== job 929 ==
==> flow/design.v (excerpt) <==
module apb_slave (
  input  logic        PCLK,
  input  logic        PRESETn,
  input  logic [31:0] PADDR,
  input  logic        PSEL,
  input  logic        PENABLE,
  input  logic        PWRITE,
  input  logic [31:0] PWDATA,
  output logic [31:0] PRDATA,
  output logic        PREADY,
  output logic        PSLVERR
);
export LEC_CHECK = 0
export CAP_MARGIN = 20
export CORE_MARGIN = 2
export CORE_UTILIZATION = 40
export SLEW_MARGIN = 20
create_clock -name core_clock -period 3.81 [get_ports {PCLK}]
run.sh (not shown) runs the stock make flow with config.mk's settings and CLKGATE_MAP_FILE=.
Job 929: flow completed, timing, DRC and antenna clean
Inputs modified between job 929 and job 6260:
# job 929
export LEC_CHECK = 0
export CAP_MARGIN = 20
export CORE_MARGIN = 2
export CORE_UTILIZATION = 40
export SLEW_MARGIN = 20
create_clock -name core_clock -period 3.81 [get_ports {PCLK}]
# job 6260
export LEC_CHECK = 0
export CAP_MARGIN = 20
export CORE_MARGIN = 2
export CORE_UTILIZATION = 72
export SETUP_SLACK_MARGIN = -0.13
export SLEW_MARGIN = 20
create_clock -name core_clock -period 2.14 [get_ports {PCLK}]
==> comparison <==
Job 929 finished every stage and its layout cleared the timing, design-rule and antenna checks. The flow for job 6260 finished, though final verification flagged setup timing. From job 929 to job 6260 the numbers moved as follows: worst setup slack lost 1.07 ns, power drawn by the combinational cells picked up an extra about 100%, area of the chip lost 28,000 um^2.
Input changes introduced in job 6667 (baseline for comparison: job 6260):
# job 6260
export LEC_CHECK = 0
export CAP_MARGIN = 20
export CORE_MARGIN = 2
export CORE_UTILIZATION = 72
export SETUP_SLACK_MARGIN = -0.13
export SLEW_MARGIN = 20
create_clock -name core_clock -period 2.14 [get_ports {PCLK}]
# job 6667
export LEC_CHECK = 0
export ABC_AREA = 1
export CAP_MARGIN = 20
export CORE_MARGIN = 2
export CORE_UTILIZATION = 72
export CTS_CLUSTER_DIAMETER = 357
export PLACE_DENSITY = 0.63
export SETUP_SLACK_MARGIN = -0.13
export SLEW_MARGIN = 20
create_clock -name core_clock -period 2.14 [get_ports {PCLK}]
[summary]
Job 6260 ran in full, but the layout does not pass; the checks complain about setup timing. Job 6667 went all the way through the flow, and no timing, DRC or antenna check failed. Taking job 6667 over job 6260, the final area ratio works out to 1.19. Looking only at power density relative to cell area, and setting everything else aside, the lower value of job 6667 and job 6260 goes to job 6667. Of job 6667 and job 6260, the run reporting the lower area growth from synthesis to final layout was job 6667. Between job 6667 and job 6260, the sequential share of power is higher for job 6260. Post-synthesis share of cell area spent on xor and xnor gates delta (job 6667 -> job 6260): insignificant. The cell type of the slowest stage on the worst timing path comes out sky130_fd_sc_hd__clkdlybuf4s50_1 in one run and sky130_fd_sc_hd__or4_4 in the other, namely in job 6667 and job 6260 respectively. sequential cells as the most area-hungry cell class in the final design was reported by job 6260, and logic gates by job 6667. The higher number of clock-tree buffers in the layout came out of job 6667.
The following lists how job 125 was set up differently from job 6667:
# job 6667
export LEC_CHECK = 0
export ABC_AREA = 1
export CAP_MARGIN = 20
export CORE_MARGIN = 2
export CORE_UTILIZATION = 72
export CTS_CLUSTER_DIAMETER = 357
export PLACE_DENSITY = 0.63
export SETUP_SLACK_MARGIN = -0.13
export SLEW_MARGIN = 20
create_clock -name core_clock -period 2.14 [get_ports {PCLK}]
# job 125
export LEC_CHECK = 0
export ABC_AREA = 1
export CAP_MARGIN = 20
export CORE_MARGIN = 2
export CORE_UTILIZATION = 69
export SLEW_MARGIN = 20
create_clock -name core_clock -period 7.99 [get_ports {PCLK}]
[summary]
[job 125] core utilization fell 8.6 points relative to job 6667. Final cell count without fillers (job 125 over job 6667): decrease, 176. The final reports for job 125 and job 6667 show delay of the slowest cell on the worst path higher in the former. Of the two values seen for origin of the worst setup path, PADDR[2] was produced by job 125 and PREADY by job 6667. Diff job 6667 -> job 125: total power consumption of the routed design decreased 73%, final number of max-transition violations level.

* * *

Starting RTL as in the previous note.
==> flow/config.mk <==
export PLATFORM = sky130hd
export DESIGN_NAME = apb_slave
export DESIGN_NICKNAME = apb_slave
export VERILOG_FILES = /design/flow/design.v
export SDC_FILE = /design/flow/constraint.sdc
export NUM_CORES = 4
export LEC_CHECK = 0
export CAP_MARGIN = 20
export CORE_MARGIN = 2
export CORE_UTILIZATION = 72
export SETUP_SLACK_MARGIN = -0.16
export SLEW_MARGIN = 20
==> flow/constraint.sdc <==
create_clock -name core_clock -period 2.12 [get_ports {PCLK}]
set_input_delay 0.4240 -clock core_clock [delete_from_list [all_inputs] [get_ports {PCLK}]]
set_output_delay 0.4240 -clock core_clock [all_outputs]
set_load 0.01 [all_outputs]
The starting point ran to the end with violations: negative setup slack.
Edit:
CELL_PAD_IN_SITES_GLOBAL_PLACEMENT = 1   (was default)
CORE_UTILIZATION = 40   (was 72)
MIN_ROUTING_LAYER = met2   (was default)
SETUP_SLACK_MARGIN = default   (was -0.16)
clock period = 5.0 ns   (was 2.12 ns; I/O delays follow)
What happened:
- With this change the flow finished with timing, DRC and antenna clean
- first-iteration DRC count increases by 60%
- setup slack improves by 1500 ps
- routed wire length rises by 0.46%
- area after synthesis is unchanged
- clock skew is higher by 6.8 ps
- total power fell by 55%
- non-clock buffer count goes down by 100
- sequential cell count is unchanged
Edit:
CELL_PAD_IN_SITES_GLOBAL_PLACEMENT = default   (was 1)
CORE_UTILIZATION = 72   (was 40)
CTS_CLUSTER_DIAMETER = 104   (was default)
MIN_ROUTING_LAYER = default   (was met2)
clock period = 2.1 ns   (was 5.0 ns; I/O delays follow)
With this change the flow finished with negative setup slack left. Setup slack degrades by 1600 ps. Global-route usage goes up by 6.1 points. Sequential share of layout area goes down by 2.1 points. Core utilization went up by 42 points. Clock power came out higher by 100%. Combinational power went up to 2.7 times its value. Clock-buffer cell count shrinks by 11. Worst hold slack gets worse by 160 ps. Wire length went up by 10%. Die area drops by 44%.
Edit:
CORE_UTILIZATION = 54   (was 72)
CTS_CLUSTER_DIAMETER = default   (was 104)
clock period = 3.81 ns   (was 2.1 ns; I/O delays follow)
Now the flow went through all stages and came out clean.
Register-to-register slack gets better by 1600 ps.
Final cell count went up by a few percent.
Total power came out lower by well over a third.
Sequential power decreases by well over a third.
Edit:
ABC_AREA = 1   (was default)
CORE_ASPECT_RATIO = 1.35   (was default)
CORE_UTILIZATION = 72   (was 54)
CTS_CLUSTER_DIAMETER = 279   (was default)
CTS_CLUSTER_SIZE = 10   (was default)
PLACE_DENSITY = 0.39   (was default)
SETUP_SLACK_MARGIN = 0.4   (was default)
clock period = 1.5 ns   (was 3.81 ns; I/O delays follow)
With this change the flow finished with negative setup slack left. Worst setup slack gets worse by 1700 ps. Utilization rose by 27 points. Design area rose by about 30%.
Edit:
CORE_ASPECT_RATIO = default   (was 1.35)
CTS_CLUSTER_DIAMETER = 362   (was 279)
CTS_CLUSTER_SIZE = 13   (was 10)
PLACE_DENSITY = default   (was 0.39)
PLACE_DENSITY_LB_ADDON = 0.27   (was default)
SETUP_SLACK_MARGIN = -0.11   (was 0.4)
clock period = 2.15 ns   (was 1.5 ns; I/O delays follow)
After rerunning: The changed run finished with timing, DRC and antenna clean. Count of clock-buffer cells in the layout went down by 17. Worst setup slack improved by 730 ps. Global-route usage went down by 2.2 points. Sequential cell count stays the same. Hold slack improved by 270 ps. Die area stays flat. Clock power went down by 40%. Routed wire length went down by 14%. Synthesized area is unchanged.

* * *

Setup of build 76:
The RTL this note starts from:
==> flow/design.v <==
module apb_slave (
  input  logic        PCLK,
  input  logic        PRESETn,
  input  logic [31:0] PADDR,
  input  logic        PSEL,
  input  logic        PENABLE,
  input  logic        PWRITE,
  input  logic [31:0] PWDATA,
  output logic [31:0] PRDATA,
  output logic        PREADY,
  output logic        PSLVERR
);
  logic [15:0] [31:0] registers;
  logic [3:0] addr_index;
  logic       addr_valid;
  assign addr_index = PADDR[5:2];
  assign addr_valid = (PADDR[31:6] == 0);
  typedef enum logic [1:0] {
    IDLE,
    SETUP,
    ACCESS
  } apb_state_t;
  apb_state_t current_state, next_state;
  always_ff @(posedge PCLK or negedge PRESETn) begin
    if (!PRESETn) begin
      current_state <= IDLE;
    end else begin
      current_state <= next_state;
    end
  end
  always_comb begin
    case (current_state)
      IDLE: begin
        if (PSEL && !PENABLE)
          next_state = SETUP;
        else
          next_state = IDLE;
      end
      SETUP: begin
        if (PSEL && PENABLE)
          next_state = ACCESS;
        else
          next_state = IDLE;
      end
      ACCESS: begin
        if (PSEL && !PENABLE)
          next_state = SETUP;
        else
          next_state = IDLE;
      end
      default:
        next_state = IDLE;
    endcase
  end
  always_ff @(posedge PCLK or negedge PRESETn) begin
    if (!PRESETn) begin
      for (int i = 0; i < 16; i++)
        registers[i] <= 32'h0;
      PRDATA <= 32'h0;
      PREADY <= 1'b1;   
      PSLVERR <= 1'b0;  
    end
    else begin
      PREADY <= (next_state != SETUP);
      PSLVERR <= 1'b0;
      if (current_state == SETUP && PSEL && PENABLE) begin
        if (!addr_valid) begin
          PSLVERR <= 1'b1;
        end
        else if (!PWRITE) begin
          PRDATA <= registers[addr_index];
        end
      end
      if (current_state == ACCESS && PSEL && PENABLE && addr_valid && PWRITE) begin
        registers[addr_index] <= PWDATA;
      end
    end
  end
endmodule
make LEC_CHECK=0 CAP_MARGIN=20 CELL_PAD_IN_SITES_GLOBAL_PLACEMENT=1 CORE_ASPECT_RATIO=1.43 CORE_MARGIN=2 CORE_UTILIZATION=54 GPL_ROUTABILITY_DRIVEN=0 GPL_TIMING_DRIVEN=0 HOLD_SLACK_MARGIN=0.26 MIN_ROUTING_LAYER=met2 SLEW_MARGIN=20 TNS_END_PERCENT=45 finish   # period 5.0 ns
Having completed the whole flow, build 76 delivered a layout that passed the timing, design-rule and antenna checks.
The inputs of build 5 differ from those of build 76 as listed below.
Settings: MIN_ROUTING_LAYER: met2 -> unset; CTS_CLUSTER_SIZE: unset -> 42; HOLD_SLACK_MARGIN: 0.26 -> unset; CELL_PAD_IN_SITES_GLOBAL_PLACEMENT: 1 -> unset; GPL_TIMING_DRIVEN: 0 -> unset; GPL_ROUTABILITY_DRIVEN: 0 -> unset; CORE_ASPECT_RATIO: 1.43 -> unset; CORE_UTILIZATION: 54 -> 72; TNS_END_PERCENT: 45 -> unset; the clock period (ns, I/O delays scaled along): 5.0 -> 2.15.
==> comparison <==
[build 5] flow finished | final checks: failed | reasons: setup timing. Changes observed in build 5 relative to build 76: routed via count went down about 15%; peak ir drop on the vdd network +about 150%; share of the cycle needed by the critical path after routing increased by 23 points relative to the old numbers; cell count of the worst reg-to-reg path grew by 4; pin count of the biggest net entering global routing -about 16%. Comparing build 76 and build 5, the lower critical path depth is on build 76.
[inputs] build 88 vs build 5
Settings: removing CTS_CLUSTER_SIZE (formerly 42); setting ABC_AREA to 1 for the first time; changing CORE_UTILIZATION from 72 to 68; changing the clock period (ns, I/O delays scaled along) from 2.15 to 2.72.
[summary]
Of build 5 and build 88, the run reporting the higher multi-input gate count was build 88.
In the tables for build 5 and build 88, synthesized area reads lower with build 5.
Compared to build 5, the router laid down more metal wire for build 88.
Having completed the whole flow, build 88 delivered a layout that passed the timing, design-rule and antenna checks.
Build 88 has non-clock buffer count above what build 5 had.
When build 88 is measured against build 5, its final cell count turns out 2734 higher.
Build 88 vs build 5, combinational family with the most area after synthesis: simple AND/OR/NAND/NOR gates vs multiplexers
Inputs modified between build 88 and build 26:
Settings: setting GPL_ROUTABILITY_DRIVEN to 0 for the first time; changing CAP_MARGIN from 20 to 10; setting MIN_ROUTING_LAYER to met1 for the first time; setting TNS_END_PERCENT to 80 for the first time; removing ABC_AREA (formerly 1); setting CELL_PAD_IN_SITES_GLOBAL_PLACEMENT to 0 for the first time; setting MAX_ROUTING_LAYER to met5 for the first time; setting GPL_TIMING_DRIVEN to 1 for the first time; changing the clock period (ns, I/O delays scaled along) from 2.72 to 2.18.
==> comparison <==
Build 26: complete, dirty (setup timing)
Build 26 vs. build 88: count of non-CTS buffers in the layout decreased by about 20% relative to the old numbers, power rose 14%, worst hold slack has decreased.
As of build 26, routed wire length per instance had risen by more than a quarter compared to build 88.
Compare build 88 and build 26 | sequential share of layout area lower: build 88
The beginning of the critical path comes out current_state[1] in one run and PRDATA[2] in the other, namely in build 26 and build 88 respectively.
--- input diff build 26..build 81 ---
Settings: putting SETUP_SLACK_MARGIN at 0.66 where nothing was set; swapping 2.18 for 2.86 in the clock period (ns, I/O delays scaled along).
==> comparison <==
- Build 26 and build 81 ended up with roughly the same met3 global-route usage.
- The end-of-flow core utilization of build 81 exceeds that of build 26 by 0.28 points.
- Build 81: PASS, flow complete, no timing, DRC or antenna violations
- Delta (build 81 minus build 26): total buffers and inverters traversed by the critical path grew by 1, cell resize tally after clock tree synthesis grew by 69, power share of the sequential group grew by 0.3 points.
- Against build 26, build 81 comes in about 7% lower on length of routed met3 wiring.
- Per the comparison of build 81 with build 26, design area up 100 um2, first-pass GRT wire length down 710 um, combinational cell fraction of total power down 0.2 points, sequential portion of the cell area down 0.16 points, combinational cell power down 27%.
What build 64 does differently from build 81 at the input level:
Settings: changing SETUP_SLACK_MARGIN from 0.66 to -0.05; changing CORE_UTILIZATION from 68 to 72; setting CTS_CLUSTER_SIZE to 43 for the first time; setting PLACE_DENSITY_LB_ADDON to 0.25 for the first time; setting ABC_AREA to 1 for the first time; changing the clock period (ns, I/O delays scaled along) from 2.86 to 2.25.
Notes after the runs:
The final reports for build 64 and build 81 show synthesized cell count higher in the former.
A critical path class of reg2out is what build 64 shows, while reg2reg belongs to build 81.
Taking build 81 as the reference, in build 64 clock-buffer cell count increased by 14 relative to the old numbers; routed metal-1 wire length increased by 33% relative to the old numbers; area after synthesis increased by about 20% relative to the old numbers; largest fanout of any net on the critical path decreased by 4 relative to the old numbers.
Side by side, utilization turned out higher in build 64 than in build 81.
Relative to build 81, first-iteration DRC count increased by 4587 in build 64.

* * *

Setup of v44:
Starts from the design.v that is shown in full above.
==> flow/config.mk <==
export PLATFORM = sky130hd
export DESIGN_NAME = apb_slave
export DESIGN_NICKNAME = apb_slave
export VERILOG_FILES = /design/flow/design.v
export SDC_FILE = /design/flow/constraint.sdc
export NUM_CORES = 4
export LEC_CHECK = 0
export ABC_AREA = 1
export CAP_MARGIN = 10
export CELL_PAD_IN_SITES_GLOBAL_PLACEMENT = 0
export CORE_MARGIN = 2
export CORE_UTILIZATION = 70
export CTS_CLUSTER_SIZE = 43
export GPL_ROUTABILITY_DRIVEN = 0
export GPL_TIMING_DRIVEN = 1
export MAX_ROUTING_LAYER = met5
export MIN_ROUTING_LAYER = met1
export SETUP_SLACK_MARGIN = 0.56
export SLEW_MARGIN = 20
export TNS_END_PERCENT = 80
==> flow/constraint.sdc <==
create_clock -name core_clock -period 2.25 [get_ports {PCLK}]
set_input_delay 0.4500 -clock core_clock [delete_from_list [all_inputs] [get_ports {PCLK}]]
set_output_delay 0.4500 -clock core_clock [all_outputs]
set_load 0.01 [all_outputs]
Every stage of v44 finished as expected; the final checks, on the other hand, flagged negative setup slack, which means the layout fails.
Inputs modified between v44 and v7:
# v44
export LEC_CHECK = 0
export ABC_AREA = 1
export CAP_MARGIN = 10
export CELL_PAD_IN_SITES_GLOBAL_PLACEMENT = 0
export CORE_MARGIN = 2
export CORE_UTILIZATION = 70
export CTS_CLUSTER_SIZE = 43
export GPL_ROUTABILITY_DRIVEN = 0
export GPL_TIMING_DRIVEN = 1
export MAX_ROUTING_LAYER = met5
export MIN_ROUTING_LAYER = met1
export SETUP_SLACK_MARGIN = 0.56
export SLEW_MARGIN = 20
export TNS_END_PERCENT = 80
create_clock -name core_clock -period 2.25 [get_ports {PCLK}]
# v7
export LEC_CHECK = 0
export ABC_AREA = 1
export CAP_MARGIN = 20
export CORE_MARGIN = 2
export CORE_UTILIZATION = 72
export SETUP_SLACK_MARGIN = 0.14
export SLEW_MARGIN = 20
create_clock -name core_clock -period 1.5 [get_ports {PCLK}]
Of v44 and v7, only v7 never reached the final stage.
Although v44 finished all stages, its layout failed final checks on negative setup slack.
For v7, the flow was terminated by a tool error in 5_1_grt and produced no final design.
[compare] base=v44 new=v7: number of instances in the placed design up 72; count of port buffers added during placement flat; total I/O pin count flat; height of the die down about 1.4%; post-placement setup slack down 700 ps.
Changes in v5 relative to v7:
# v7
export LEC_CHECK = 0
export ABC_AREA = 1
export CAP_MARGIN = 20
export CORE_MARGIN = 2
export CORE_UTILIZATION = 72
export SETUP_SLACK_MARGIN = 0.14
export SLEW_MARGIN = 20
create_clock -name core_clock -period 1.5 [get_ports {PCLK}]
# v5
export LEC_CHECK = 0
export ABC_AREA = 1
export CAP_MARGIN = 0
export CORE_MARGIN = 2
export CORE_UTILIZATION = 72
export CTS_CLUSTER_SIZE = 10
export SETUP_SLACK_MARGIN = 0.09
export SLEW_MARGIN = 20
create_clock -name core_clock -period 2.14 [get_ports {PCLK}]
==> results <==
- v5 ended with every stage complete and zero timing, DRC or antenna violations.
- No final results exist for v7, since it was stopped by error ODB-0269 during 5_1_grt.
- v5 against v7: synthesized instance count barely changed, number of buffers created by CTS climbed 8.9%.
- The number of buffers inserted to repair setup after CTS in v5 sits 22 below the value recorded for v7.
- As far as summed standard-cell area reported by yosys goes, v7 and v5 are indistinguishable; the numbers are identical.
- Going from v7 to v5, post-place instance area shrank by a few percent.
- Re number of gates resized after cts: v7 and v5 aren't equal, and the lower value belongs to v5.
Power figures rest on the tool's default switching activity, not on a simulated workload.
